**run.sh**
```bash
#!/bin/bash
# the make line also repeats each setting of config.mk as NAME=value (left out here)
make -C /OpenROAD-flow-scripts/flow DESIGN_CONFIG=/design/flow/config.mk WORK_HOME=/design/flow/orfs CLKGATE_MAP_FILE= finish
```
**constraint.sdc**
```tcl
create_clock -name core_clock -period 5.32 [get_ports {clk}]
set_input_delay 1.0640 -clock core_clock [delete_from_list [all_inputs] [get_ports {clk}]]
set_output_delay 1.0640 -clock core_clock [all_outputs]
set_load 0.01 [all_outputs]
```
**design.v**
```verilog
module InputProcessor (
    input clk,               
    input [2:0] switches,    
    input confirm_key1,       
input confirm_key2,
    input reset_key,       
    output reg [2:0] column, 
    output reg confirm1,       
output reg confirm2,
    output reg reset        
);
    always @(posedge clk) begin
        column <= switches; 
    end
    always @(posedge clk) begin
        confirm1 <= !confirm_key1; 
	confirm2 <= !confirm_key2;
        reset <= !reset_key;      
    end
endmodule
module gameLogic(
    input clk,
    input reset,
    input [2:0] column,
    input player,
    input confirm_move,
    output reg [1:0] win,
    output reg [1:0] winner
);
    reg [83:0] grid;
    reg [83:0] grid_next;
    reg token_placed;
    reg confirm_prev;
    reg [1:0] win_next;
    wire [1:0] token = player ? 2'b01 : 2'b10;
    wire place = confirm_move && !confirm_prev;
    integer i, j;
function automatic [1:0] checkWin(input [83:0] g, input [1:0] playerToken);
    integer col, row, count, i;
begin
    checkWin = 2'b00;
    for (row = 0; row < 6; row = row + 1) begin
        count = 0;
        for (col = 0; col < 7; col = col + 1) begin
            if (g[(col*6+row)*2 +: 2] == playerToken) begin
                count = count + 1;
                if (count == 4) begin
                    checkWin = 2'b01;
                end
            end else count = 0;
        end
    end
    for (col = 0; col < 7; col = col + 1) begin
        count = 0;
        for (row = 0; row < 6; row = row + 1) begin
            if (g[(col*6+row)*2 +: 2] == playerToken) begin
                count = count + 1;
                if (count == 4) begin
                    checkWin = 2'b01;
                end
            end else count = 0;
        end
    end
    for (row = 0; row < 3; row = row + 1) begin
        for (col = 0; col < 4; col = col + 1) begin
            count = 0;
            for (i = 0; i < 4; i = i + 1) begin
                if (g[((col+i)*6+(row+i))*2 +: 2] == playerToken) begin
                    count = count + 1;
                    if (count == 4) begin
                        checkWin = 2'b01;
                    end
                end else count = 0;
            end
        end
    end
    for (row = 3; row < 6; row = row + 1) begin
        for (col = 0; col < 4; col = col + 1) begin
            count = 0;
            for (i = 0; i < 4; i = i + 1) begin
                if (g[((col+i)*6+(row-i))*2 +: 2] == playerToken) begin
                    count = count + 1;
                    if (count == 4) begin
                        checkWin = 2'b01;
                    end
                end else count = 0;
            end
        end
    end
end
endfunction
    always @* begin
        grid_next = grid;
        token_placed = 0;
        for (i = 0; i < 7; i = i + 1) begin
            if (column == i) begin
                for (j = 0; j < 6; j = j + 1) begin
                    if (!token_placed && grid[(i*6+j)*2 +: 2] == 2'b00) begin
                        grid_next[(i*6+j)*2 +: 2] = token;
                        token_placed = 1;
                    end
                end
            end
        end
        win_next = checkWin(grid_next, token);
    end
    always @(posedge clk) begin
        confirm_prev <= confirm_move;
    end
    always @(posedge clk or posedge reset) begin
        if (reset) begin
            grid <= 84'd0;
            win <= 2'b00;
            winner <= 2'b00;
        end else if (place && token_placed) begin
            grid <= grid_next;
            win <= win_next;
            winner <= win_next[0] ? token : 2'b00;
        end
    end
endmodule
module control(
    input clk,                 
    input reset,               
    input [2:0] column_select, 
    input confirm_move1,
    input confirm_move2,       
    output reg [1:0] current_player, 
    output reg game_over,      
	 output [1:0] winner
);
    parameter IDLE_STATE = 3'b000,
              PLAYER1_TURN = 3'b001,
              PLAYER2_TURN = 3'b010,
              CHECK_MOVE = 3'b011,
				  win_state = 3'b100;
    reg [2:0] state; 
wire confirm_move = (current_player==2'b01)?confirm_move1:confirm_move2;
    wire [1:0]win;
    gameLogic game_logic(
        .clk(clk),
        .reset(reset),
        .column(column_select),
        .player(current_player == 2'b01), 
        .confirm_move(confirm_move),
        .win(win),
		  .winner(winner)
    );
    always @(posedge clk or posedge reset) begin
        if (reset) begin
            state <= IDLE_STATE;
            current_player <= 2'b01;  
            game_over <= 0;
        end
        else begin
            case (state)
                IDLE_STATE: begin
                    if (confirm_move) begin
                        state <= CHECK_MOVE;
                    end
                end
                PLAYER1_TURN: begin
                    if (confirm_move) begin
                        state <= CHECK_MOVE;
                    end
                end
                PLAYER2_TURN: begin
                    if (confirm_move) begin
                        state <= CHECK_MOVE;
                    end
                end
                CHECK_MOVE: begin
                    if (win) begin
                        state <= win_state; 
                    end else begin
                        current_player <= (current_player == 2'b01) ? 2'b10 : 2'b01;
                        state <= (current_player == 2'b01) ? PLAYER1_TURN : PLAYER2_TURN;
                    end
                end
					 win_state: begin
					 game_over <= 1; 
					 end
                default: state <= IDLE_STATE;
            endcase
        end
    end
endmodule
module TopLevelModule(
    input clk,                    
    input [2:0] switches,        
    input confirm_key1,   
input confirm_key2,     
    input reset_key,            
    output [1:0] player_led,     
    output [1:0] winner_led           
);
    wire [2:0] column_select;
    wire confirm_move1;
wire confirm_move2;
    wire reset_game;
    wire [1:0] current_player;
    wire game_over;
    InputProcessor input_proc(
        .clk(clk),
        .switches(switches),
        .confirm_key1(confirm_key1),
        .confirm_key2(confirm_key2),
        .reset_key(reset_key),
        .column(column_select),
        .confirm1(confirm_move1),
.confirm2(confirm_move2),
        .reset(reset_game)
    );
    control control_unit(
        .clk(clk),
        .reset(reset_game),
        .column_select(column_select),
        .confirm_move1(confirm_move1),
        .confirm_move2(confirm_move2),
        .current_player(current_player),
        .game_over(game_over), .winner(winner_led)
    );
    assign player_led = current_player;
endmodule
```
**config.mk**
```make
export PLATFORM = sky130hd
export DESIGN_NAME = TopLevelModule
export DESIGN_NICKNAME = TopLevelModule
export VERILOG_FILES = /design/flow/design.v
export SDC_FILE = /design/flow/constraint.sdc
export NUM_CORES = 4
export LEC_CHECK = 0
export ABC_AREA = 1
export CAP_MARGIN = 20
export CORE_MARGIN = 2
export CORE_UTILIZATION = 72
export CTS_CLUSTER_DIAMETER = 362
export CTS_CLUSTER_SIZE = 28
export PLACE_DENSITY = 0.66
export SETUP_SLACK_MARGIN = 1.53
export SLEW_MARGIN = 20
```
==> impl_metrics.env, run 1 <==
# implementation run metrics
export IMPL_ys_chip_area_um2=7764
export IMPL_cts_buffer_depth=2
export IMPL_ys_seq_share_pct=31.81
export IMPL_yosys_cell_count_top_type="inv_1"
export IMPL_htree_levels=3
export IMPL_core_area_um2=10420
export IMPL_fp_nets=1163
export IMPL_tool_error="[ERROR GRT-0232] Routing congestion too high. Check the congestion heatmap in the GUI."
export IMPL_fa_ha_area_share_pct=6.446
export IMPL_async_flop_share_pct=93.00
export IMPL_synthTopLogicFamily="simple AND/OR/NAND/NOR gates"
export IMPL_ys_warnings_count=3
export IMPL_syn_area_um2=7764
export IMPL_io_buffers=10
export IMPL_place_congestion=1.005
export IMPL_avgSynthCellArea_um2=6.957
export IMPL_top_area_cell="dfrtp_1"
export IMPL_synthMuxAreaShare_pct=0.5157
export IMPL_numCtsBuffers=9
export IMPL_dp_cells=1245
export IMPL_haltStage="global routing (5_1_grt)"
export IMPL_ys_sh_aoi_pct=16.68
export IMPL_ys_flop_type="dfrtp_1"
export IMPL_grt_overflow_total=732
export IMPL_edf_count=0
export IMPL_area_leaders="dfrtp_1 29%, inv_1 9.9%, nand2_1 9.1%"
export IMPL_fp_utilization_pct=74.53
export IMPL_die_area_um2=11630
export IMPL_synth_flops=100
export IMPL_synth_cellmix_simpleShare_pct=31.44
export IMPL_rows=37
export IMPL_cts_sinks=100
export IMPL_yosys_cells=1116
export IMPL_synth_cell_types=57
export IMPL_xor_area_share_pct=1.128
export IMPL_ys_top_cells_by_count="204 x inv_1, 189 x nand2_1, 181 x nor2_1, 91 x dfrtp_1, 68 x o21ai_0"
export IMPL_dp_hpwl_um=14130
export IMPL_cts_root_buf="clkbuf_8"
export IMPL_track_usage_pct=98.23
export IMPL_dieWidth_um=107.8
export IMPL_status="stopped before the end"
export IMPL_synthCells=1116
export IMPL_io_pins=11
export IMPL_die_height_um=107.8
export IMPL_top_cell_area_share_pct=29.33
==> metal layers <==
layer | track usage, % | overflow
met1 | 88.86 | 30
met2 | 117.3 | 451
met3 | 82.20 | 25
met4 | 112.0 | 221
met5 | 63.81 | 5
==> what timing repair did <==
action / 4_1_cts
resized: 116
setup endpoints to repair: 78
buffers inserted: 56
pin swaps: 30
cloned: 11
hold buffers: 0
==> metrics by stage <==
| step | power [mW] | area, um2 | setup WS, ns |
|---|---|---|---|
| 4_1_cts | 3.611 | 9525 | 0.8270 |
| 3_3_place_gp | 2.621 | 8025 | 0.7039 |
| 2_1_floorplan | 2.203 | 7792 | 1.300 |
| 3_5_place_dp | 2.658 | 8025 | 0.5396 |
==> inputs of run 2 (changes only) <==
CTS_CLUSTER_DIAMETER = 133   (was 362)
CTS_CLUSTER_SIZE = 13   (was 28)
PLACE_DENSITY = not set   (was 0.66)
SETUP_SLACK_MARGIN = not set   (was 1.53)
clock period = 5.4 ns   (was 5.32 ns; I/O delays follow)
==> impl_metrics.env, run 2 <==
# implementation run metrics
export IMPL_nNetsFinal=1167
export IMPL_numCtsBuffers=9
export IMPL_rr_endpoint="control_unit.game_logic.winner[1]"
export IMPL_die_area_um2=11630
export IMPL_final_max_slew_viol_count=0
export IMPL_synth_cellmix_simpleShare_pct=31.44
export IMPL_worstSetupStartpoint="control_unit.current_player[0]"
export IMPL_p_seq_mw=0.797
export IMPL_yosys_cells=1116
export IMPL_r2r_cells=37
export IMPL_synthMuxAreaShare_pct=0.5157
export IMPL_vias_per_cell=5.936
export IMPL_ant_nets=0
export IMPL_comb_power_share_pct=59.6
export IMPL_dp_cells=1245
export IMPL_setup_tns_ns=0
export IMPL_ys_sh_aoi_pct=16.68
export IMPL_final_cell_area_um2=8163
export IMPL_vias=7485
export IMPL_io_buffers=10
export IMPL_min_path_type="reg -> async"
export IMPL_seqPwrFrac_pct=25.6
export IMPL_drc=0
export IMPL_async_flop_share_pct=93.00
export IMPL_edf_count=0
export IMPL_drt_iter0_drc=818
export IMPL_swShare_pct=51.17
export IMPL_powerComb_mw=1.86
export IMPL_clk_pin_slew_worst_paths_ns=0.10
export IMPL_grt_pass1_vias=6962
export IMPL_ys_warnings_count=3
export IMPL_fin_cells=1261
export IMPL_cp_endpoint="control_unit.game_logic.winner[1]"
export IMPL_xor_area_share_pct=1.128
export IMPL_cellLeakagePower_nw=4.182
export IMPL_core_area_um2=10420
export IMPL_critical_path_top_delay_family="simple AND/OR/NAND/NOR gates"
export IMPL_worstPathRequired_ns=5.69
export IMPL_cp_depth=37
export IMPL_cpMostUsedCell="nand2_1"
export IMPL_fa_ha_area_share_pct=6.446
export IMPL_dp_hpwl_um=14940
export IMPL_cts_hold_buf=0
export IMPL_power_density_nw_per_um2=381.7
export IMPL_switchingPower_mw=1.595
export IMPL_grt_overflow_total=0
export IMPL_yosys_cell_count_top_type="inv_1"
export IMPL_hold_viol=0
export IMPL_area_growth_pct=5.141
export IMPL_track_usage_pct=35.88
export IMPL_htree_levels=3
export IMPL_place_congestion=1.009
export IMPL_grt_pass1_wl_um=32710
export IMPL_ys_seq_share_pct=31.81
export IMPL_rrSetupSlack_ns=0.54
export IMPL_drt_first_pass_iters=5
export IMPL_ir_drop_uv=324.1
export IMPL_top_area_cell="dfrtp_1"
export IMPL_antenna_cells=0
export IMPL_synth_cell_types=57
export IMPL_path_buffers=6
export IMPL_fp_utilization_pct=74.53
export IMPL_critPathMaxFanout=13
export IMPL_timing_hold_ws_ns=0.2235
export IMPL_status="finished clean"
export IMPL_dieWidth_um=107.8
export IMPL_path_class="reg -> reg"
export IMPL_synthCells=1116
export IMPL_finalSetupViolations=0
export IMPL_slew_headroom_pct=28.97
export IMPL_rsz0062_at_grt="false"
export IMPL_cts_sinks=100
export IMPL_r2r_start="control_unit.current_player[0]"
export IMPL_avgSynthCellArea_um2=6.957
export IMPL_warnings=30
export IMPL_min_period_ns=4.864
export IMPL_end_kind="flip-flop"
export IMPL_slowest_stage="dfstp_2"
export IMPL_maxPowerGroup="combinational logic"
export IMPL_clkPwrFrac_pct=14.8
export IMPL_finalWirelength_um=19570
export IMPL_place_area_um2=7989
export IMPL_ys_chip_area_um2=7764
export IMPL_drv_cap=0
export IMPL_top_cell_area_share_pct=29.33
export IMPL_p_int_mw=1.522
export IMPL_fin_worst_skew_ns=0.01154
export IMPL_cts_root_buf="clkbuf_8"
export IMPL_synth_flops=100
export IMPL_timing_final_crit_share_pct=90.07
export IMPL_startpoint_type="flip-flop"
export IMPL_rows=37
export IMPL_synthTopLogicFamily="simple AND/OR/NAND/NOR gates"
export IMPL_total_power_mw=3.116
export IMPL_grt_max_degree=58
export IMPL_syn_area_um2=7764
export IMPL_tightest_slew_ns=1.065
export IMPL_ys_flop_type="dfrtp_1"
export IMPL_post_cts_buffers=0
export IMPL_p_clk_mw=0.461
export IMPL_worstSkewPairLatency_ns=0.39
export IMPL_area_leaders="dfrtp_1 29%, inv_1 9.9%, nand2_1 9.1%"
export IMPL_fmaxAchievable_mhz=205.6
export IMPL_slowest_delay_ns=0.55
export IMPL_worstPathArrival_ns=5.15
export IMPL_cts_tree="done"
export IMPL_cts_buffer_depth=2
export IMPL_antenna_found_initial=0
export IMPL_io_pins=11
export IMPL_cts_resized=0
export IMPL_wl_per_cell_um=15.52
export IMPL_ys_top_cells_by_count="204 x inv_1, 189 x nand2_1, 181 x nor2_1, 91 x dfrtp_1, 68 x o21ai_0"
export IMPL_fp_nets=1163
export IMPL_die_height_um=107.8
run 2: area by class of cell:
| class | instances | area, um2 |
|---|---|---|
| flip-flops and latches | 100 | 2470 |
| inverters | 215 | 809.5 |
| multi-input cells | 775 | 4372 |
| fillers | 857 | 2253 |
| repair buffers | 19 | 167.7 |
| well taps | 136 | 170.2 |
| clock inverters | 5 | 42.54 |
| clock buffers | 11 | 131.4 |
run 2: per-stage QoR:
stage               utilization [%]  setup WS, ns
floorplan                         -         1.204
global placement              76.70        0.8581
detailed placement            76.70        0.6588
CTS                           78.37        0.6483
global route                  78.37       0.08206
finish                        78.37        0.5363
run 2: per-layer routing:
layer / routed length, um / track usage (%) / vias to the layer above
met2: 8460 / 54.76 / 336
met4: 405 / 10.99 / 0
met5: 0 / 0 / -
li1: - / - / 3669
met3: 2031 / 9.746 / 39
met1: 8675 / 49.90 / 3441
==> inputs of run 3 (changes only) <==
ABC_AREA = not set   (was 1)
CAP_MARGIN = 15   (was 20)
CORE_ASPECT_RATIO = 0.69   (was not set)
CORE_MARGIN = 7   (was 2)
CORE_UTILIZATION = 24   (was 72)
CTS_CLUSTER_DIAMETER = 234   (was 133)
CTS_CLUSTER_SIZE = 54   (was 13)
GPL_ROUTABILITY_DRIVEN = 1   (was not set)
HOLD_SLACK_MARGIN = 0.02   (was not set)
MIN_ROUTING_LAYER = met1   (was not set)
PLACE_DENSITY_LB_ADDON = 0.14   (was not set)
SETUP_SLACK_MARGIN = 0.7   (was not set)
TNS_END_PERCENT = 35   (was not set)
clock period = 9.53 ns   (was 5.4 ns; I/O delays follow)
==> impl_metrics.env, run 3 <==
# implementation run metrics
export IMPL_status="finished clean"
export IMPL_wl_per_cell_um=21.20
export IMPL_cp_depth=17
export IMPL_grt_pass1_wl_um=42310
export IMPL_post_cts_buffers=0
export IMPL_cts_root_buf="clkbuf_16"
export IMPL_min_period_ns=5.602
export IMPL_syn_area_um2=7707
export IMPL_core_area_um2=31620
export IMPL_drt_first_pass_iters=6
export IMPL_area_leaders="dfrtp_1 30%, ha_1 6.5%, nor2_1 5.9%"
export IMPL_die_height_um=162.9
export IMPL_slowest_stage="dfstp_2"
export IMPL_antenna_found_initial=1
export IMPL_min_path_type="reg -> async"
export IMPL_ys_sh_aoi_pct=29.69
export IMPL_numCtsBuffers=9
export IMPL_setup_tns_ns=0
export IMPL_r2r_start="control_unit.current_player[0]"
export IMPL_synthTopLogicFamily="AND-OR/OR-AND gates"
export IMPL_cts_sinks=100
export IMPL_cts_tree="done"
export IMPL_io_pins=11
export IMPL_avgSynthCellArea_um2=8.748
export IMPL_antenna_cells=0
export IMPL_place_congestion=0.9491
export IMPL_p_seq_mw=0.570
export IMPL_async_flop_share_pct=93.00
export IMPL_area_growth_pct=11.25
export IMPL_ant_nets=0
export IMPL_hold_viol=0
export IMPL_top_cell_area_share_pct=29.55
export IMPL_slowest_delay_ns=0.70
export IMPL_r2r_cells=17
export IMPL_clkPwrFrac_pct=16.7
export IMPL_fin_worst_skew_ns=0.01275
export IMPL_seq_area_um2=2470
export IMPL_ys_top_cells_by_count="122 x nor2_1, 91 x dfrtp_1, 56 x inv_1, 40 x ha_1, 38 x nand2_1"
export IMPL_cts_buffer_depth=2
export IMPL_p_int_mw=1.133
export IMPL_drt_iter0_drc=784
export IMPL_fp_utilization_pct=24.37
export IMPL_cts_resized=0
export IMPL_path_buffers=2
export IMPL_comb_power_share_pct=58.4
export IMPL_worstSetupStartpoint="control_unit.current_player[0]"
export IMPL_tightest_slew_ns=1.265
export IMPL_htree_levels=3
export IMPL_powerComb_mw=1.34
export IMPL_finalWirelength_um=27680
export IMPL_logic_area_um2=4891
export IMPL_grt_overflow_total=0
export IMPL_fmaxAchievable_mhz=178.5
export IMPL_synthMuxAreaShare_pct=3.442
export IMPL_xor_area_share_pct=1.023
export IMPL_timing_final_crit_share_pct=58.78
export IMPL_critical_path_top_delay_family="simple AND/OR/NAND/NOR gates"
export IMPL_worstPathArrival_ns=5.85
export IMPL_rr_endpoint="control_unit.game_logic.winner[1]"
export IMPL_rsz0062_at_grt="false"
export IMPL_startpoint_type="flip-flop"
export IMPL_warnings=28
export IMPL_switchingPower_mw=1.158
export IMPL_cts_hold_buf=0
export IMPL_ir_drop_uv=84.86
export IMPL_dieWidth_um=229.7
export IMPL_die_area_um2=37410
export IMPL_ys_chip_area_um2=7707
export IMPL_rows=54
export IMPL_maxPowerGroup="combinational logic"
export IMPL_seqPwrFrac_pct=24.9
export IMPL_fa_ha_area_share_pct=6.494
export IMPL_synth_cellmix_simpleShare_pct=22.53
export IMPL_top_area_cell="dfrtp_1"
export IMPL_cp_cell_sequence="nor2b_4 > buf_4 > mux2i_1 > and2_1 > o21ai_0 > inv_1 > ha_1 > and2_1 > ha_1 > and2_1 > ha_1 > a32oi_1 > and4_1 > nand4_1 > or4_1 > nor4_4 > a21oi_1"
export IMPL_timing_hold_ws_ns=0.2634
export IMPL_clk_pin_slew_worst_paths_ns=0.08
export IMPL_cp_endpoint="control_unit.game_logic.winner[1]"
export IMPL_rrSetupSlack_ns=3.93
export IMPL_final_core_util_pct=27.12
export IMPL_edf_count=0
export IMPL_nNetsFinal=928
export IMPL_fp_nets=928
export IMPL_dp_hpwl_um=21420
export IMPL_finalSetupViolations=0
export IMPL_ys_warnings_count=3
export IMPL_drv_cap=0
export IMPL_yosys_cells=881
export IMPL_grt_pass1_vias=6605
export IMPL_slew_headroom_pct=14.93
export IMPL_worstPathRequired_ns=9.78
export IMPL_synth_flops=100
export IMPL_io_buffers=10
export IMPL_ys_seq_share_pct=32.05
export IMPL_swShare_pct=50.56
export IMPL_synthCells=881
export IMPL_yosys_cell_count_top_type="nor2_1"
export IMPL_track_usage_pct=14.76
export IMPL_fillers=3371
export IMPL_ys_flop_type="dfrtp_1"
export IMPL_drc=0
export IMPL_cellLeakagePower_nw=3.907
export IMPL_vias_per_cell=5.459
export IMPL_worstSkewPairLatency_ns=0.38
export IMPL_vias=7130
export IMPL_path_class="reg -> reg"
export IMPL_synth_cell_types=90
export IMPL_critPathMaxFanout=29
export IMPL_end_kind="flip-flop"
export IMPL_final_max_slew_viol_count=0
export IMPL_power_density_nw_per_um2=267.2
export IMPL_p_clk_mw=0.383
export IMPL_grt_max_degree=55
[run 3: final cells by class]
class / instances / share of cell area, %
multi-input combinational: 694 / 57.04
sequential: 100 / 28.80
tap: 420 / 6.129
clock buffer: 9 / 2.627
inverter: 56 / 2.481
timing repair buffer: 20 / 2.043
clock inverter: 7 / 0.8755
[run 3: layer usage]
layer	vias up	wire length, um	track usage, %
met5	-	9	0
met3	26	1934	3.376
met1	3506	15100	23.61
met2	215	10310	19.21
met4	2	329	3.465
li1	3381	-	-
[run 3: metrics by stage]
step	power, mW	cells	cell area, um2	setup slack, ns
2_1_floorplan	1.455	881	7707	4.857
3_3_place_gp	1.913	1290	8274	4.175
3_5_place_dp	1.900	1290	8274	3.956
4_1_cts	2.299	1306	8574	3.948
5_1_grt	2.454	1306	8574	3.592
6_report	2.291	1306	8574	3.928
==> inputs of run 4 (changes only) <==
ABC_AREA = 1   (was not set)
CAP_MARGIN = 20   (was 15)
CORE_ASPECT_RATIO = not set   (was 0.69)
CORE_MARGIN = 2   (was 7)
CORE_UTILIZATION = 72   (was 24)
CTS_CLUSTER_DIAMETER = 93   (was 234)
CTS_CLUSTER_SIZE = 31   (was 54)
GPL_ROUTABILITY_DRIVEN = not set   (was 1)
HOLD_SLACK_MARGIN = not set   (was 0.02)
MIN_ROUTING_LAYER = not set   (was met1)
PLACE_DENSITY = 0.66   (was not set)
PLACE_DENSITY_LB_ADDON = not set   (was 0.14)
SETUP_SLACK_MARGIN = not set   (was 0.7)
TNS_END_PERCENT = not set   (was 35)
clock period = 4.17 ns   (was 9.53 ns; I/O delays follow)
==> impl_metrics.env, run 4 <==
# implementation run metrics
export IMPL_clk_pin_slew_worst_paths_ns=0.12
export IMPL_finalWirelength_um=33080
export IMPL_fillers=360
export IMPL_io_pins=11
export IMPL_dp_cells=1385
export IMPL_r2r_cells=37
export IMPL_path_buffers=3
export IMPL_top_cell_area_share_pct=29.33
export IMPL_comb_power_share_pct=68.1
export IMPL_p_seq_mw=1.05
export IMPL_worstPathArrival_ns=5.62
export IMPL_drt_iter0_drc=2113
export IMPL_cts_hold_buf=0
export IMPL_worstSetupStartpoint="control_unit.game_logic.grid[3]"
export IMPL_fin_cells=1426
export IMPL_fp_nets=1163
export IMPL_async_flop_share_pct=93.00
export IMPL_worstSkewPairLatency_ns=0.39
export IMPL_rr_endpoint="control_unit.game_logic.win[0]"
export IMPL_end_kind="flip-flop"
export IMPL_startpoint_type="flip-flop"
export IMPL_path_class="reg -> reg"
export IMPL_grtUsageMet2_pct=68.51
export IMPL_use_met1_pct=55.48
export IMPL_wl_per_cell_um=23.20
export IMPL_power_density_nw_per_um2=547.0
export IMPL_core_area_um2=10420
export IMPL_synthTopLogicFamily="simple AND/OR/NAND/NOR gates"
export IMPL_xor_area_share_pct=1.128
export IMPL_io_buffers=10
export IMPL_cp_depth=37
export IMPL_avgSynthCellArea_um2=6.957
export IMPL_drt_first_pass_iters=14
export IMPL_ys_chip_area_um2=7764
export IMPL_die_area_um2=11630
export IMPL_r2r_start="control_unit.game_logic.grid[3]"
export IMPL_ant_nets=0
export IMPL_powerComb_mw=3.62
export IMPL_dieWidth_um=107.8
export IMPL_fa_ha_area_share_pct=6.446
export IMPL_grt_max_degree=66
export IMPL_rrSetupSlack_ns=-1.17
export IMPL_status="finished with violations"
export IMPL_slew_headroom_pct=37.96
export IMPL_vias_per_cell=7.116
export IMPL_cts_root_buf="clkbuf_8"
export IMPL_final_max_slew_viol_count=0
export IMPL_rsz0062_at_grt="true"
export IMPL_synth_cell_types=57
export IMPL_drv_cap=0
export IMPL_slowest_stage="nor2_1"
export IMPL_clkPwrFrac_pct=12.1
export IMPL_yosys_cell_count_top_type="inv_1"
export IMPL_vias=10150
export IMPL_grt_pass1_wl_um=38340
export IMPL_slowest_delay_ns=0.49
export IMPL_numCtsBuffers=9
export IMPL_dp_hpwl_um=17580
export IMPL_drc=0
export IMPL_critical_path_top_delay_family="simple AND/OR/NAND/NOR gates"
export IMPL_cellLeakagePower_nw=5.046
export IMPL_p_clk_mw=0.643
export IMPL_synthCells=1116
export IMPL_antenna_found_initial=0
export IMPL_warnings=33
export IMPL_die_height_um=107.8
export IMPL_maxPowerGroup="combinational logic"
export IMPL_busiest_layer="met2"
export IMPL_swShare_pct=51.37
export IMPL_met3_usage_pct=7.385
export IMPL_ys_sh_aoi_pct=16.68
export IMPL_ys_top_cells_by_count="204 x inv_1, 189 x nand2_1, 181 x nor2_1, 91 x dfrtp_1, 68 x o21ai_0"
export IMPL_fin_ws_ns=-1.173
export IMPL_critPathMaxFanout=6
export IMPL_min_period_ns=5.343
export IMPL_finalSetupViolations=83
export IMPL_rows=37
export IMPL_cts_sinks=100
export IMPL_min_path_type="reg -> async"
export IMPL_grt_overflow_total=0
export IMPL_timing_final_crit_share_pct=128.1
export IMPL_ys_flop_type="dfrtp_1"
export IMPL_total_power_mw=5.316
export IMPL_p_int_mw=2.585
export IMPL_ir_drop_uv=328.7
export IMPL_cts_tree="done"
export IMPL_fp_utilization_pct=74.53
export IMPL_synth_flops=100
export IMPL_nNetsFinal=1331
export IMPL_top_area_cell="dfrtp_1"
export IMPL_syn_area_um2=7764
export IMPL_tightest_slew_ns=0.9306
export IMPL_cp_endpoint="control_unit.game_logic.win[0]"
export IMPL_fmaxAchievable_mhz=187.1
export IMPL_track_usage_pct=41.98
export IMPL_so_faults="setup timing"
export IMPL_synth_cellmix_simpleShare_pct=31.44
export IMPL_yosys_cells=1116
export IMPL_worstPathRequired_ns=4.45
export IMPL_area_growth_pct=25.19
export IMPL_ys_seq_share_pct=31.81
export IMPL_grt_pass1_vias=8214
export IMPL_edf_count=0
export IMPL_area_leaders="dfrtp_1 29%, inv_1 9.9%, nand2_1 9.1%"
export IMPL_place_congestion=0.9799
export IMPL_cts_buffer_depth=2
export IMPL_ys_warnings_count=3
export IMPL_synthMuxAreaShare_pct=0.5157
export IMPL_seqPwrFrac_pct=19.8
export IMPL_hold_viol=0
export IMPL_switchingPower_mw=2.731
export IMPL_fin_worst_skew_ns=0.01705
export IMPL_htree_levels=3
## run 4: layout make-up
type / instances / area [um2] / share of cell area, %
Antenna cell: 1 / 2.502 / 0.02575
Clock buffer: 10 / 137.6 / 1.416
Clock inverter: 6 / 55.05 / 0.5664
Inverter: 215 / 814.5 / 8.381
Multi-Input combinational cell: 775 / 4567 / 46.99
Sequential cell: 100 / 2470 / 25.41
Tap cell: 136 / 170.2 / 1.751
Timing Repair Buffer: 183 / 1503 / 15.46
## run 4: layer usage
layer	routed length, um	vias up
met3	5426	531
met5	0	-
met2	13570	1250
met1	10150	4370
li1	-	3996
met4	3924	0
## run 4: repair_timing
item / in CTS / in global routing
pin swaps: 2 / 9
setup endpoints to repair: 3 / 80
cloned: 0 / 3
gates resized: 16 / 48
setup buffers: 5 / 16
## run 4: per-stage QoR
step | util, % | instance area, um2 | setup slack [ns] | TNS, ns | hold slack, ns
4_1_cts | 89.60 | 9333 | -0.4242 | -1.225 | 0.2019
6_report | 93.31 | 9719 | -1.173 | -18.99 | 0.2098
5_1_grt | 93.29 | 9717 | -1.231 | -26.16 | 0.2544
2_1_floorplan | - | 7765 | 0.06445 | 0 | 0.4276
3_3_place_gp | 87.03 | 9065 | -0.3535 | -1.046 | 0.1872
3_5_place_dp | 87.03 | 9065 | -0.4958 | -1.436 | 0.1921
==> inputs of run 5 (changes only) <==
CAP_MARGIN = 0   (was 20)
CORE_UTILIZATION = 70   (was 72)
CTS_CLUSTER_DIAMETER = 95   (was 93)
CTS_CLUSTER_SIZE = not set   (was 31)
PLACE_DENSITY = not set   (was 0.66)
clock period = 3.53 ns   (was 4.17 ns; I/O delays follow)
==> impl_metrics.env, run 5 <==
# implementation run metrics
export IMPL_synth_cellmix_simpleShare_pct=31.44
export IMPL_ys_top_cells_by_count="204 x inv_1, 189 x nand2_1, 181 x nor2_1, 91 x dfrtp_1, 68 x o21ai_0"
export IMPL_syn_area_um2=7764
export IMPL_xor_area_share_pct=1.128
export IMPL_dp_cells=1486
export IMPL_ys_chip_area_um2=7764
export IMPL_dp_slack_ns=-1.106
export IMPL_avgSynthCellArea_um2=6.957
export IMPL_area_leaders="dfrtp_1 29%, inv_1 9.9%, nand2_1 9.1%"
export IMPL_ys_warnings_count=3
export IMPL_fa_ha_area_share_pct=6.446
export IMPL_place_congestion=0.9639
export IMPL_fp_nets=1163
export IMPL_synth_cell_types=57
export IMPL_top_cell_area_share_pct=29.33
export IMPL_tool_error="[ERROR DPL-0033] detailed placement checks failed during check placement."
export IMPL_synthTopLogicFamily="simple AND/OR/NAND/NOR gates"
export IMPL_rows=38
export IMPL_synthCells=1116
export IMPL_ys_sh_aoi_pct=16.68
export IMPL_synthMuxAreaShare_pct=0.5157
export IMPL_yosys_cells=1116
export IMPL_ys_seq_share_pct=31.81
export IMPL_die_height_um=109.3
export IMPL_ys_flop_type="dfrtp_1"
export IMPL_io_buffers=10
export IMPL_status="stopped before the end"
export IMPL_top_area_cell="dfrtp_1"
export IMPL_core_area_um2=10840
export IMPL_fp_utilization_pct=71.62
export IMPL_place_area_um2=9809
export IMPL_synth_flops=100
export IMPL_async_flop_share_pct=93.00
export IMPL_die_area_um2=11950
export IMPL_dp_hpwl_um=19650
export IMPL_dieWidth_um=109.3
export IMPL_edf_count=0
export IMPL_haltStage="clock tree synthesis (4_1_cts)"
export IMPL_io_pins=11
export IMPL_yosys_cell_count_top_type="inv_1"
[run 5: stage by stage]
step | power (mW) | hold WS (ns)
3_5_place_dp | 5.054 | 0.4595
3_3_place_gp | 4.900 | 0.4468
2_1_floorplan | 3.320 | 0.4276
==> inputs of run 6 (changes only) <==
ABC_AREA = 0   (was 1)
CAP_MARGIN = 20   (was 0)
CORE_ASPECT_RATIO = 1.93   (was not set)
CORE_UTILIZATION = 36   (was 70)
CTS_CLUSTER_DIAMETER = not set   (was 95)
GPL_TIMING_DRIVEN = 0   (was not set)
MAX_ROUTING_LAYER = met4   (was not set)
PLACE_DENSITY_LB_ADDON = 0.15   (was not set)
SETUP_SLACK_MARGIN = -0.33   (was not set)
SLEW_MARGIN = 40   (was 20)
clock period = 6.05 ns   (was 3.53 ns; I/O delays follow)
==> impl_metrics.env, run 6 <==
# implementation run metrics
export IMPL_cts_buffer_depth=2
export IMPL_cts_hold_buf=0
export IMPL_powerComb_mw=2.22
export IMPL_worstSetupStartpoint="control_unit.current_player[0]"
export IMPL_io_pins=11
export IMPL_async_flop_share_pct=93.00
export IMPL_place_area_um2=8197
export IMPL_cp_cell_sequence="nand2b_1 > buf_2 > buf_1 > a221o_1 > nor2_1 > ha_1 > and2_1 > ha_1 > and2_1 > ha_1 > and2_1 > ha_1 > o2111ai_1 > nor2_1 > o211ai_1 > o2111ai_1 > or4_1 > nor4_4 > a21oi_1"
export IMPL_fmaxAchievable_mhz=172.1
export IMPL_grt_pass1_wl_um=42850
export IMPL_ys_sh_aoi_pct=29.69
export IMPL_cts_root_buf="clkbuf_16"
export IMPL_p_clk_mw=0.610
export IMPL_finalWirelength_um=28020
export IMPL_cts_sinks=100
export IMPL_synth_cell_types=90
export IMPL_setup_tns_ns=0
export IMPL_xor_area_share_pct=1.023
export IMPL_final_cell_area_um2=8518
export IMPL_antenna_cells=0
export IMPL_seqPwrFrac_pct=23.7
export IMPL_slew_headroom_pct=42.56
export IMPL_drv_cap=0
export IMPL_post_cts_buffers=0
export IMPL_worstSkewPairLatency_ns=0.38
export IMPL_swShare_pct=50.48
export IMPL_track_usage_pct=26.24
export IMPL_critical_path_top_delay_family="simple AND/OR/NAND/NOR gates"
export IMPL_synthCells=881
export IMPL_top_area_cell="dfrtp_1"
export IMPL_slowest_stage="dfstp_2"
export IMPL_warnings=28
export IMPL_grt_pass1_vias=7260
export IMPL_finalSetupViolations=0
export IMPL_worstPathRequired_ns=6.28
export IMPL_edf_count=0
export IMPL_ant_nets=0
export IMPL_timing_final_crit_share_pct=96.04
export IMPL_synth_flops=100
export IMPL_drt_iter0_drc=483
export IMPL_p_int_mw=1.838
export IMPL_dp_hpwl_um=21960
export IMPL_synthTopLogicFamily="AND-OR/OR-AND gates"
export IMPL_rr_endpoint="control_unit.game_logic.winner[0]"
export IMPL_yosys_cell_count_top_type="nor2_1"
export IMPL_fin_worst_skew_ns=0.009701
export IMPL_antenna_found_initial=0
export IMPL_htree_levels=3
export IMPL_ys_flop_type="dfrtp_1"
export IMPL_place_congestion=0.9589
export IMPL_area_growth_pct=10.52
export IMPL_tightest_slew_ns=0.8617
export IMPL_r2r_start="control_unit.current_player[0]"
export IMPL_min_period_ns=5.810
export IMPL_end_kind="flip-flop"
export IMPL_slowest_delay_ns=0.76
export IMPL_cp_depth=19
export IMPL_path_class="reg -> reg"
export IMPL_ys_top_cells_by_count="122 x nor2_1, 91 x dfrtp_1, 56 x inv_1, 40 x ha_1, 38 x nand2_1"
export IMPL_worstPathArrival_ns=6.04
export IMPL_startpoint_type="flip-flop"
export IMPL_ys_warnings_count=3
export IMPL_critPathMaxFanout=12
export IMPL_total_power_mw=3.712
export IMPL_grt_overflow_total=0
export IMPL_numCtsBuffers=9
export IMPL_avgSynthCellArea_um2=8.748
export IMPL_cts_resized=0
export IMPL_maxPowerGroup="combinational logic"
export IMPL_fa_ha_area_share_pct=6.494
export IMPL_ys_chip_area_um2=7707
export IMPL_rows=74
export IMPL_switchingPower_mw=1.874
export IMPL_drt_first_pass_iters=5
export IMPL_die_area_um2=22660
export IMPL_hold_viol=0
export IMPL_wl_per_cell_um=23.85
export IMPL_fp_nets=928
export IMPL_fp_utilization_pct=36.51
export IMPL_die_height_um=207.3
export IMPL_clkPwrFrac_pct=16.4
export IMPL_ys_seq_share_pct=32.05
export IMPL_vias=7381
export IMPL_rsz0062_at_grt="false"
export IMPL_nNetsFinal=951
export IMPL_yosys_cells=881
export IMPL_ir_drop_uv=273.3
export IMPL_syn_area_um2=7707
export IMPL_r2r_cells=19
export IMPL_cellLeakagePower_nw=3.978
export IMPL_status="finished clean"
export IMPL_core_area_um2=21110
export IMPL_grt_max_degree=64
export IMPL_power_density_nw_per_um2=435.8
export IMPL_path_buffers=2
export IMPL_drc=0
export IMPL_cts_tree="done"
export IMPL_p_seq_mw=0.879
export IMPL_synthMuxAreaShare_pct=3.442
export IMPL_rrSetupSlack_ns=0.24
export IMPL_dieWidth_um=109.3
export IMPL_area_leaders="dfrtp_1 30%, ha_1 6.5%, nor2_1 5.9%"
export IMPL_top_cell_area_share_pct=29.55
export IMPL_io_buffers=10
export IMPL_cpMostUsedCell="ha_1"
export IMPL_clk_pin_slew_worst_paths_ns=0.07
export IMPL_synth_cellmix_simpleShare_pct=22.53
export IMPL_final_max_slew_viol_count=0
export IMPL_min_path_type="reg -> async"
export IMPL_cp_endpoint="control_unit.game_logic.winner[0]"
export IMPL_vias_per_cell=6.282
export IMPL_comb_power_share_pct=59.9
## run 6: layout make-up
class / count / area [um2]
fill: 2188 / 12590
multi-input combinational: 694 / 4908
sequential: 100 / 2470
tap: 266 / 332.8
clock buffer: 11 / 232.7
inverter: 56 / 217.7
buffer: 30 / 155.1
timing repair buffer: 13 / 140.1
clock inverter: 5 / 61.31
## run 6: through the flow
stage          setup WS [ns]  instances  util, %  hold slack [ns]
6_report              0.2399       1175    40.35           0.1919
5_1_grt              0.01666       1175    40.35           0.2173
4_1_cts              -0.1791       1176    40.22           0.2011
3_5_place_dp         -0.1559       1160    38.83           0.1938
3_3_place_gp         -0.1411       1157    38.56           0.4670
2_1_floorplan          1.377        881        -           0.4511
## run 6: routing by layer
metal	vias to the layer above	track usage [%]	share of wire, %
met4	0	12.66	5.4
li1	3426	-	-
met1	3667	28.65	38
met2	210	46.04	53
met5	-	-	0
met3	78	3.014	3.2
==> inputs of run 7 (changes only) <==
ABC_AREA = not set   (was 0)
CORE_ASPECT_RATIO = not set   (was 1.93)
CORE_MARGIN = 5   (was 2)
CORE_UTILIZATION = 40   (was 36)
GPL_TIMING_DRIVEN = not set   (was 0)
HOLD_SLACK_MARGIN = -0.04   (was not set)
MAX_ROUTING_LAYER = not set   (was met4)
PLACE_DENSITY_LB_ADDON = not set   (was 0.15)
SETUP_SLACK_MARGIN = 2.42   (was -0.33)
SLEW_MARGIN = 20   (was 40)
clock period = 10.0 ns   (was 6.05 ns; I/O delays follow)
==> impl_metrics.env, run 7 <==
# implementation run metrics
export IMPL_status="finished clean"
export IMPL_grtUsageMet2_pct=35.85
export IMPL_core_area_um2=18830
export IMPL_p_clk_mw=0.367
export IMPL_hold_viol=0
export IMPL_timing_final_crit_share_pct=53.80
export IMPL_cts_resized=0
export IMPL_clk_pin_slew_worst_paths_ns=0.08
export IMPL_cp_depth=17
export IMPL_nNetsFinal=926
export IMPL_vias=7140
export IMPL_cts_sinks=100
export IMPL_busiest_layer="met2"
export IMPL_path_class="reg -> reg"
export IMPL_dp_hpwl_um=18430
export IMPL_edf_count=0
export IMPL_p_int_mw=1.079
export IMPL_r2r_start="input_proc.column[2]"
export IMPL_critPathMaxFanout=15
export IMPL_worstPathArrival_ns=5.61
export IMPL_end_kind="flip-flop"
export IMPL_numCtsBuffers=9
export IMPL_antenna_cells=0
export IMPL_critical_path_top_delay_family="simple AND/OR/NAND/NOR gates"
export IMPL_drt_first_pass_iters=7
export IMPL_yosys_cells=881
export IMPL_fin_ws_ns=4.620
export IMPL_grt_pass1_vias=6773
export IMPL_use_met1_pct=30.00
export IMPL_seqPwrFrac_pct=25.3
export IMPL_cts_root_buf="clkbuf_16"
export IMPL_fa_ha_area_share_pct=6.494
export IMPL_r2r_cells=17
export IMPL_power_density_nw_per_um2=255.4
export IMPL_slowest_delay_ns=0.83
export IMPL_dieWidth_um=148.8
export IMPL_cts_buffer_depth=2
export IMPL_rrSetupSlack_ns=4.62
export IMPL_area_leaders="dfrtp_1 30%, ha_1 6.5%, nor2_1 5.9%"
export IMPL_top_cell_area_share_pct=29.55
export IMPL_powerComb_mw=1.23
export IMPL_ys_seq_share_pct=32.05
export IMPL_fp_utilization_pct=40.93
export IMPL_switchingPower_mw=1.055
export IMPL_io_pins=11
export IMPL_dp_slack_ns=4.709
export IMPL_warnings=28
export IMPL_htree_levels=3
export IMPL_met3_usage_pct=4.376
export IMPL_area_growth_pct=8.409
export IMPL_comb_power_share_pct=57.5
export IMPL_yosys_cell_count_top_type="nor2_1"
export IMPL_synthCells=881
export IMPL_ant_nets=0
export IMPL_setup_tns_ns=0
export IMPL_fp_nets=928
export IMPL_drt_iter0_drc=801
export IMPL_worstPathRequired_ns=10.23
export IMPL_grt_pass1_wl_um=38280
export IMPL_cellLeakagePower_nw=3.900
export IMPL_avgSynthCellArea_um2=8.748
export IMPL_min_path_type="reg -> async"
export IMPL_drc=0
export IMPL_async_flop_share_pct=93.00
export IMPL_rr_endpoint="control_unit.game_logic.winner[1]"
export IMPL_ir_drop_uv=117.6
export IMPL_place_congestion=0.9857
export IMPL_maxPowerGroup="combinational logic"
export IMPL_track_usage_pct=22.14
export IMPL_xor_area_share_pct=1.023
export IMPL_cpMostUsedCell="ha_1"
export IMPL_cts_tree="done"
export IMPL_cp_cell_sequence="or3_1 > nor2_1 > o311ai_0 > nor2_1 > ha_1 > and3_1 > ha_1 > and2_1 > ha_1 > and2_1 > ha_1 > a32oi_1 > and4_1 > nand4_1 > or4_1 > nor4_4 > a21oi_1"
export IMPL_rsz0062_at_grt="false"
export IMPL_fmaxAchievable_mhz=185.9
export IMPL_finalWirelength_um=24580
export IMPL_io_buffers=10
export IMPL_post_cts_buffers=0
export IMPL_synthTopLogicFamily="AND-OR/OR-AND gates"
export IMPL_startpoint_type="flip-flop"
export IMPL_tightest_slew_ns=1.057
export IMPL_cp_endpoint="control_unit.game_logic.winner[1]"
export IMPL_ys_warnings_count=3
export IMPL_synth_cellmix_simpleShare_pct=22.53
export IMPL_rows=50
export IMPL_ys_top_cells_by_count="122 x nor2_1, 91 x dfrtp_1, 56 x inv_1, 40 x ha_1, 38 x nand2_1"
export IMPL_wl_per_cell_um=21.48
export IMPL_ys_chip_area_um2=7707
export IMPL_clkPwrFrac_pct=17.2
export IMPL_die_area_um2=22140
export IMPL_final_max_slew_viol_count=0
export IMPL_path_buffers=0
export IMPL_drv_cap=0
export IMPL_vias_per_cell=6.241
export IMPL_worstSetupStartpoint="input_proc.column[2]"
export IMPL_syn_area_um2=7707
export IMPL_p_seq_mw=0.539
export IMPL_fin_worst_skew_ns=0.01416
export IMPL_grt_max_degree=57
export IMPL_die_height_um=148.8
export IMPL_top_area_cell="dfrtp_1"
export IMPL_synth_flops=100
export IMPL_synthMuxAreaShare_pct=3.442
export IMPL_slowest_stage="dfxtp_1"
export IMPL_ys_sh_aoi_pct=29.69
export IMPL_swShare_pct=49.42
export IMPL_antenna_found_initial=0
export IMPL_synth_cell_types=90
export IMPL_cts_hold_buf=0
export IMPL_grt_overflow_total=0
export IMPL_slew_headroom_pct=29.35
export IMPL_min_period_ns=5.380
export IMPL_finalSetupViolations=0
export IMPL_ys_flop_type="dfrtp_1"
export IMPL_worstSkewPairLatency_ns=0.37
-- run 7: area by class of cell --
class	instances	area, um2
clock inverters	7	75.07
multi-input cells	694	4887
clock buffers	9	225.2
well taps	260	325.3
flip-flops and latches	100	2470
fillers	1851	10480
inverters	56	212.7
repair buffers	18	160.2
-- run 7: metrics by stage --
step           total power, mW  hold WS (ns)  cell area (um2)  utilization, %  instances
6_report                 2.134        0.2331             8356           44.37       1144
3_5_place_dp             1.741        0.2533             8053           42.76       1128
2_1_floorplan            1.386        0.4511             7707               -        881
5_1_grt                  2.273        0.3016             8356           44.37       1144
3_3_place_gp             1.732        0.2486             8053           42.76       1128
4_1_cts                  2.119        0.2604             8353           44.36       1144
-- run 7: per-layer routing --
layer,share of wire (%),wire length (um)
met3,6.9,1699
met5,0,0
met2,45,11170
met4,3.0,738
met1,45,10970
==> inputs of run 8 (changes only) <==
CORE_MARGIN = 2   (was 5)
HOLD_SLACK_MARGIN = not set   (was -0.04)
SETUP_SLACK_MARGIN = 1.63   (was 2.42)
clock period = 5.73 ns   (was 10.0 ns; I/O delays follow)
==> impl_metrics.env, run 8 <==
# implementation run metrics
export IMPL_r2r_start="input_proc.column[0]"
export IMPL_grt_pass1_vias=7039
export IMPL_cts_root_buf="clkbuf_16"
export IMPL_status="finished clean"
export IMPL_avgSynthCellArea_um2=8.748
export IMPL_ys_top_cells_by_count="122 x nor2_1, 91 x dfrtp_1, 56 x inv_1, 40 x ha_1, 38 x nand2_1"
export IMPL_powerComb_mw=2.72
export IMPL_area_leaders="dfrtp_1 30%, ha_1 6.5%, nor2_1 5.9%"
export IMPL_swShare_pct=47.22
export IMPL_antenna_cells=0
export IMPL_synthMuxAreaShare_pct=3.442
export IMPL_cp_cell_sequence="or3b_4 > o41a_1 > a211oi_4 > nor2_1 > ha_1 > and3_1 > ha_1 > and2_1 > ha_1 > and4_1 > a32oi_2 > o2111ai_2 > or4_4 > nor4_4 > a21oi_1"
export IMPL_dieWidth_um=142.8
export IMPL_die_area_um2=20390
export IMPL_place_area_um2=8164
export IMPL_worstPathRequired_ns=5.96
export IMPL_grt_pass1_wl_um=39750
export IMPL_setup_tns_ns=0
export IMPL_rows=50
export IMPL_end_kind="flip-flop"
export IMPL_worstPathArrival_ns=4.71
export IMPL_p_clk_mw=0.623
export IMPL_die_height_um=142.8
export IMPL_critPathMaxFanout=14
export IMPL_yosys_cells=881
export IMPL_cts_tree="done"
export IMPL_warnings=31
export IMPL_cts_hold_buf=0
export IMPL_fa_ha_area_share_pct=6.494
export IMPL_min_period_ns=4.483
export IMPL_dp_slack_ns=0.7260
export IMPL_final_core_util_pct=48.85
export IMPL_maxPowerGroup="combinational logic"
export IMPL_grt_max_degree=48
export IMPL_path_class="reg -> reg"
export IMPL_yosys_cell_count_top_type="nor2_1"
export IMPL_synthTopLogicFamily="AND-OR/OR-AND gates"
export IMPL_tightest_slew_ns=0.9752
export IMPL_top_area_cell="dfrtp_1"
export IMPL_comb_power_share_pct=63.8
export IMPL_path_buffers=0
export IMPL_top_cell_area_share_pct=29.55
export IMPL_rr_endpoint="control_unit.game_logic.winner[0]"
export IMPL_rsz0062_at_grt="true"
export IMPL_xor_area_share_pct=1.023
export IMPL_fin_worst_skew_ns=0.01197
export IMPL_vias_per_cell=6.162
export IMPL_cts_sinks=100
export IMPL_edf_count=0
export IMPL_vias=7401
export IMPL_numCtsBuffers=9
export IMPL_startpoint_type="flip-flop"
export IMPL_track_usage_pct=25.60
export IMPL_fmaxAchievable_mhz=223.1
export IMPL_slowest_stage="or4_4"
export IMPL_cp_depth=15
export IMPL_p_seq_mw=0.925
export IMPL_synth_flops=100
export IMPL_syn_area_um2=7707
export IMPL_place_congestion=1.035
export IMPL_fp_utilization_pct=40.93
export IMPL_clk_pin_slew_worst_paths_ns=0.08
export IMPL_switchingPower_mw=2.018
export IMPL_finalSetupViolations=0
export IMPL_drt_iter0_drc=601
export IMPL_synthCells=881
export IMPL_synth_cell_types=90
export IMPL_drc=0
export IMPL_grt_overflow_total=0
export IMPL_synth_cellmix_simpleShare_pct=22.53
export IMPL_drt_first_pass_iters=6
export IMPL_fin_ws_ns=1.247
export IMPL_hold_viol=0
export IMPL_seqPwrFrac_pct=21.6
export IMPL_final_cell_area_um2=9199
export IMPL_slowest_delay_ns=0.53
export IMPL_r2r_cells=15
export IMPL_ys_flop_type="dfrtp_1"
export IMPL_ys_seq_share_pct=32.05
export IMPL_ant_nets=0
export IMPL_worstSetupStartpoint="input_proc.column[0]"
export IMPL_core_area_um2=18830
export IMPL_nNetsFinal=983
export IMPL_finalWirelength_um=25570
export IMPL_p_int_mw=2.255
export IMPL_power_density_nw_per_um2=464.4
export IMPL_dp_hpwl_um=19220
export IMPL_cts_buffer_depth=2
export IMPL_io_buffers=10
export IMPL_io_pins=11
export IMPL_async_flop_share_pct=93.00
export IMPL_wl_per_cell_um=21.29
export IMPL_drv_cap=0
export IMPL_cellLeakagePower_nw=4.229
export IMPL_area_growth_pct=19.35
export IMPL_ir_drop_uv=226.1
export IMPL_cpMostUsedCell="ha_1"
export IMPL_worstSkewPairLatency_ns=0.37
export IMPL_ys_chip_area_um2=7707
export IMPL_antenna_found_initial=0
export IMPL_htree_levels=3
export IMPL_slew_headroom_pct=34.63
export IMPL_min_path_type="reg -> async"
export IMPL_ys_sh_aoi_pct=29.69
export IMPL_clkPwrFrac_pct=14.6
export IMPL_timing_final_crit_share_pct=78.24
export IMPL_fp_nets=928
export IMPL_rrSetupSlack_ns=1.25
export IMPL_fillers=1777
export IMPL_ys_warnings_count=3
export IMPL_final_max_slew_viol_count=0
export IMPL_cp_endpoint="control_unit.game_logic.winner[0]"
export IMPL_critical_path_top_delay_family="simple AND/OR/NAND/NOR gates"
## run 8: layout make-up
class,count,area (um2),share of cell area [%]
Sequential cell,100,2481,26.97
Multi-Input combinational cell,694,5235,56.91
Tap cell,260,325.3,3.536
Timing Repair Buffer,75,651.9,7.087
Inverter,56,212.7,2.312
Clock buffer,9,225.2,2.448
Clock inverter,7,67.56,0.7345
## run 8: per-layer routing
| metal | global-route usage (%) | vias to the layer above | share of wire [%] |
|---|---|---|---|
| li1 | - | 3477 | - |
| met1 | 35.16 | 3585 | 46 |
| met2 | 39.50 | 282 | 44 |
| met3 | 4.896 | 57 | 6.8 |
| met4 | 10.68 | 0 | 3.3 |
| met5 | 0 | - | 0 |
## run 8: repair_timing
action                     CTS  global route
setup buffers               20            24
setup endpoints to repair    3             3
pin swaps                   10            17
gates resized               33            45
## run 8: through the flow
| step | power, mW | instances | hold WS (ns) |
|---|---|---|---|
| 2_1_floorplan | 2.464 | 881 | 0.4511 |
| 3_5_place_dp | 3.139 | 1141 | 0.2939 |
| 4_1_cts | 3.988 | 1177 | 0.3021 |
| 3_3_place_gp | 3.147 | 1141 | 0.2933 |
| 6_report | 4.272 | 1201 | 0.2721 |
| 5_1_grt | 4.538 | 1201 | 0.3565 |
==> inputs of run 9 (changes only) <==
CORE_UTILIZATION = 70   (was 40)
CTS_CLUSTER_DIAMETER = 320   (was not set)
CTS_CLUSTER_SIZE = 24   (was not set)
SETUP_SLACK_MARGIN = 1.16   (was 1.63)
clock period = 8.22 ns   (was 5.73 ns; I/O delays follow)
==> impl_metrics.env, run 9 <==
# implementation run metrics
export IMPL_status="finished clean"
export IMPL_startpoint_type="flip-flop"
export IMPL_end_kind="flip-flop"
export IMPL_p_int_mw=1.250
export IMPL_synthTopLogicFamily="AND-OR/OR-AND gates"
export IMPL_ys_warnings_count=3
export IMPL_rr_endpoint="control_unit.game_logic.winner[1]"
export IMPL_edf_count=0
export IMPL_synth_flops=100
export IMPL_drv_cap=0
export IMPL_slowest_delay_ns=0.87
export IMPL_r2r_start="input_proc.column[2]"
export IMPL_cp_endpoint="control_unit.game_logic.winner[1]"
export IMPL_switchingPower_mw=1.321
export IMPL_slowest_stage="o311ai_0"
export IMPL_cts_sinks=100
export IMPL_grt_pass1_vias=7504
export IMPL_min_period_ns=5.426
export IMPL_synth_cell_types=90
export IMPL_synthCells=881
export IMPL_grt_pass1_wl_um=40790
export IMPL_ir_drop_uv=257.7
export IMPL_tightest_slew_ns=1.120
export IMPL_clk_pin_slew_worst_paths_ns=0.10
export IMPL_clkPwrFrac_pct=13.3
export IMPL_worstPathRequired_ns=8.48
export IMPL_timing_hold_ws_ns=0.2424
export IMPL_timing_final_crit_share_pct=66.00
export IMPL_nNetsFinal=926
export IMPL_area_growth_pct=5.195
export IMPL_worstPathArrival_ns=5.68
export IMPL_drc=0
export IMPL_wl_per_cell_um=25.36
export IMPL_antenna_found_initial=0
export IMPL_io_pins=11
export IMPL_antenna_cells=0
export IMPL_cts_buffer_depth=2
export IMPL_track_usage_pct=45.67
export IMPL_dieWidth_um=108.9
export IMPL_grt_overflow_total=0
export IMPL_min_path_type="reg -> async"
export IMPL_p_clk_mw=0.343
export IMPL_die_height_um=108.9
export IMPL_fp_nets=928
export IMPL_yosys_cell_count_top_type="nor2_1"
export IMPL_final_max_slew_viol_count=0
export IMPL_finalSetupViolations=0
export IMPL_critical_path_top_delay_family="simple AND/OR/NAND/NOR gates"
export IMPL_fin_worst_skew_ns=0.01312
export IMPL_htree_levels=3
export IMPL_top_cell_area_share_pct=29.55
export IMPL_setup_tns_ns=0
export IMPL_fmaxAchievable_mhz=184.3
export IMPL_path_class="reg -> reg"
export IMPL_dp_hpwl_um=19350
export IMPL_power_density_nw_per_um2=317.1
export IMPL_p_seq_mw=0.660
export IMPL_syn_area_um2=7707
export IMPL_worstSetupStartpoint="input_proc.column[2]"
export IMPL_comb_power_share_pct=61.0
export IMPL_swShare_pct=51.37
export IMPL_ys_flop_type="dfrtp_1"
export IMPL_ys_sh_aoi_pct=29.69
export IMPL_cpMostUsedCell="ha_1"
export IMPL_maxPowerGroup="combinational logic"
export IMPL_cts_hold_buf=0
export IMPL_post_cts_buffers=0
export IMPL_die_area_um2=11870
export IMPL_async_flop_share_pct=93.00
export IMPL_ys_top_cells_by_count="122 x nor2_1, 91 x dfrtp_1, 56 x inv_1, 40 x ha_1, 38 x nand2_1"
export IMPL_r2r_cells=17
export IMPL_grt_max_degree=61
export IMPL_finalWirelength_um=25970
export IMPL_hold_viol=0
export IMPL_core_area_um2=10790
export IMPL_cellLeakagePower_nw=3.861
export IMPL_top_area_cell="dfrtp_1"
export IMPL_cts_resized=0
export IMPL_numCtsBuffers=9
export IMPL_io_buffers=10
export IMPL_fp_utilization_pct=71.41
export IMPL_area_leaders="dfrtp_1 30%, ha_1 6.5%, nor2_1 5.9%"
export IMPL_vias=7883
export IMPL_seqPwrFrac_pct=25.7
export IMPL_synth_cellmix_simpleShare_pct=22.53
export IMPL_critPathMaxFanout=15
export IMPL_slew_headroom_pct=25.13
export IMPL_avgSynthCellArea_um2=8.748
export IMPL_fa_ha_area_share_pct=6.494
export IMPL_rrSetupSlack_ns=2.79
export IMPL_cp_depth=17
export IMPL_path_buffers=0
export IMPL_synthMuxAreaShare_pct=3.442
export IMPL_rows=38
export IMPL_ys_seq_share_pct=32.05
export IMPL_cts_tree="done"
export IMPL_yosys_cells=881
export IMPL_drt_iter0_drc=1331
export IMPL_drt_first_pass_iters=6
export IMPL_worstSkewPairLatency_ns=0.41
export IMPL_cts_root_buf="clkbuf_8"
export IMPL_rsz0062_at_grt="false"
export IMPL_cp_cell_sequence="or3_1 > nor2_1 > o311ai_0 > nor2_1 > ha_1 > and3_1 > ha_1 > and2_1 > ha_1 > and2_1 > ha_1 > a32oi_1 > and4_1 > nand4_1 > or4_1 > nor4_4 > a21oi_1"
export IMPL_vias_per_cell=7.698
export IMPL_powerComb_mw=1.57
export IMPL_xor_area_share_pct=1.023
export IMPL_ant_nets=0
export IMPL_warnings=31
export IMPL_place_congestion=1.104
export IMPL_ys_chip_area_um2=7707
==> run 9: per-layer routing <==
metal / up-vias / routed length [um] / track usage (%)
li1: 3371 / - / -
met1: 3728 / 9430 / 56.97
met2: 627 / 11490 / 69.52
met3: 157 / 3258 / 14.64
met4: 0 / 1789 / 26.37
met5: - / 0 / 0
==> run 9: layout make-up <==
| cell class | instances | area, um2 |
|---|---|---|
| tap | 140 | 175.2 |
| sequential | 100 | 2470 |
| timing repair buffer | 18 | 160.2 |
| clock buffer | 10 | 137.6 |
| fill | 722 | 2685 |
| clock inverter | 6 | 73.82 |
| multi-input combinational | 694 | 4880 |
| inverter | 56 | 211.5 |
==> run 9: metrics by stage <==
step	power [mW]	util (%)	cells	setup WS, ns	cell area [um2]
after detailed placement	2.151	73.16	1008	3.001	7896
after floorplan	1.687	-	881	3.547	7707
after CTS	2.499	75.12	1024	2.972	8108
after global routing	2.709	75.12	1024	2.460	8108
final	2.571	75.12	1024	2.794	8108
after global placement	2.102	73.16	1008	3.050	7896
==> inputs of run 10 (changes only) <==
ABC_AREA = 1   (was not set)
CAP_MARGIN = 40   (was 20)
CORE_UTILIZATION = 72   (was 70)
CTS_CLUSTER_DIAMETER = 365   (was 320)
CTS_CLUSTER_SIZE = 100   (was 24)
PLACE_DENSITY = 0.37   (was not set)
SETUP_SLACK_MARGIN = not set   (was 1.16)
clock period = 4.35 ns   (was 8.22 ns; I/O delays follow)
==> impl_metrics.env, run 10 <==
# implementation run metrics
export IMPL_top_cell_area_share_pct=29.33
export IMPL_path_buffers=3
export IMPL_place_congestion=1.064
export IMPL_drc=0
export IMPL_synthCells=1116
export IMPL_grt_overflow_total=0
export IMPL_worstSetupStartpoint="control_unit.game_logic.grid[3]"
export IMPL_grt_pass1_vias=7316
export IMPL_warnings=32
export IMPL_final_max_slew_viol_count=0
export IMPL_tightest_slew_ns=0.7777
export IMPL_cp_depth=40
export IMPL_path_class="reg -> reg"
export IMPL_powerComb_mw=2.98
export IMPL_cp_endpoint="control_unit.game_logic.winner[1]"
export IMPL_switchingPower_mw=2.293
export IMPL_so_faults="setup timing"
export IMPL_drt_iter0_drc=1335
export IMPL_die_height_um=107.8
export IMPL_total_power_mw=4.567
export IMPL_die_area_um2=11630
export IMPL_drv_cap=0
export IMPL_timing_final_crit_share_pct=109.3
export IMPL_rsz0062_at_grt="true"
export IMPL_clkPwrFrac_pct=12.9
export IMPL_r2r_start="control_unit.game_logic.grid[3]"
export IMPL_maxPowerGroup="combinational logic"
export IMPL_min_period_ns=4.753
export IMPL_cts_buffer_depth=2
export IMPL_clk_pin_slew_worst_paths_ns=0.11
export IMPL_final_cell_area_um2=9255
export IMPL_top_area_cell="dfrtp_1"
export IMPL_synthTopLogicFamily="simple AND/OR/NAND/NOR gates"
export IMPL_synth_flops=100
export IMPL_ant_nets=0
export IMPL_slowest_delay_ns=0.38
export IMPL_dieWidth_um=107.8
export IMPL_area_growth_pct=19.21
export IMPL_vias_per_cell=6.374
export IMPL_yosys_cell_count_top_type="inv_1"
export IMPL_avgSynthCellArea_um2=6.957
export IMPL_antenna_cells=0
export IMPL_critPathMaxFanout=3
export IMPL_worstSkewPairLatency_ns=0.40
export IMPL_p_int_mw=2.274
export IMPL_wl_per_cell_um=18.66
export IMPL_worstPathArrival_ns=5.03
export IMPL_cts_root_buf="clkbuf_8"
export IMPL_finalWirelength_um=25310
export IMPL_fin_worst_skew_ns=0.01914
export IMPL_synthMuxAreaShare_pct=0.5157
export IMPL_end_kind="flip-flop"
export IMPL_comb_power_share_pct=65.2
export IMPL_fin_ws_ns=-0.4027
export IMPL_ys_warnings_count=3
export IMPL_grt_max_degree=59
export IMPL_seqPwrFrac_pct=21.9
export IMPL_startpoint_type="flip-flop"
export IMPL_fp_nets=1163
export IMPL_fmaxAchievable_mhz=210.4
export IMPL_track_usage_pct=38.33
export IMPL_cellLeakagePower_nw=4.677
export IMPL_finalSetupViolations=15
export IMPL_min_path_type="reg -> async"
export IMPL_cts_tree="done"
export IMPL_antenna_found_initial=0
export IMPL_edf_count=0
export IMPL_vias=8643
export IMPL_rrSetupSlack_ns=-0.40
export IMPL_io_buffers=10
export IMPL_p_clk_mw=0.589
export IMPL_area_leaders="dfrtp_1 29%, inv_1 9.9%, nand2_1 9.1%"
export IMPL_cts_sinks=100
export IMPL_slew_headroom_pct=47.61
export IMPL_grt_pass1_wl_um=34690
export IMPL_critical_path_top_delay_family="simple AND/OR/NAND/NOR gates"
export IMPL_slowest_stage="dfrtp_1"
export IMPL_fa_ha_area_share_pct=6.446
export IMPL_numCtsBuffers=9
export IMPL_syn_area_um2=7764
export IMPL_ir_drop_uv=429.7
export IMPL_ys_seq_share_pct=31.81
export IMPL_yosys_cells=1116
export IMPL_dp_slack_ns=-0.1660
export IMPL_rr_endpoint="control_unit.game_logic.winner[1]"
export IMPL_htree_levels=3
export IMPL_drt_first_pass_iters=7
export IMPL_io_pins=11
export IMPL_ys_sh_aoi_pct=16.68
export IMPL_xor_area_share_pct=1.128
export IMPL_nNetsFinal=1262
export IMPL_worstPathRequired_ns=4.63
export IMPL_hold_viol=0
export IMPL_fp_utilization_pct=74.53
export IMPL_core_area_um2=10420
export IMPL_dp_cells=1306
export IMPL_place_area_um2=8459
export IMPL_cts_hold_buf=0
export IMPL_fin_cells=1356
export IMPL_rows=37
export IMPL_ys_chip_area_um2=7764
export IMPL_synth_cell_types=57
export IMPL_swShare_pct=50.21
export IMPL_status="finished with violations"
export IMPL_power_density_nw_per_um2=493.5
export IMPL_ys_flop_type="dfrtp_1"
export IMPL_dp_hpwl_um=15740
export IMPL_final_core_util_pct=88.85
export IMPL_p_seq_mw=0.999
export IMPL_async_flop_share_pct=93.00
export IMPL_synth_cellmix_simpleShare_pct=31.44
export IMPL_r2r_cells=40
export IMPL_cpMostUsedCell="nor2_1"
export IMPL_ys_top_cells_by_count="204 x inv_1, 189 x nand2_1, 181 x nor2_1, 91 x dfrtp_1, 68 x o21ai_0"
==> run 10: metrics by stage <==
step                TNS, ns  hold WS (ns)
global placement          0        0.2778
global route         -12.06        0.3367
floorplan                 0        0.4276
detailed placement  -0.4649        0.2807
finish               -1.381        0.2725
CTS                 -0.2276        0.2914
==> run 10: cell type report <==
cell class	count	area [um2]
clock buffers	11	141.4
clock inverters	5	41.29
fillers	537	1161
inverters	215	814.5
multi-input cells	775	4669
flip-flops and latches	100	2470
well taps	136	170.2
repair buffers	114	948.4
==> run 10: per-layer routing <==
layer | vias up | global-route usage [%] | share of wire [%]
met1 | 3933 | 55.26 | 37
li1 | 3864 | - | -
met4 | 0 | 11.08 | 5.7
met2 | 680 | 58.63 | 44
met5 | - | 0 | 0
met3 | 166 | 7.688 | 13
==> run 10: what timing repair did <==
action                     in CTS  in global routing
setup endpoints to repair       3                 40
pin swaps                      12                 50
gates resized                  25                 70
buffers inserted               12                 20
gates cloned                    0                  2
Power and IR drop assume default switching activity.
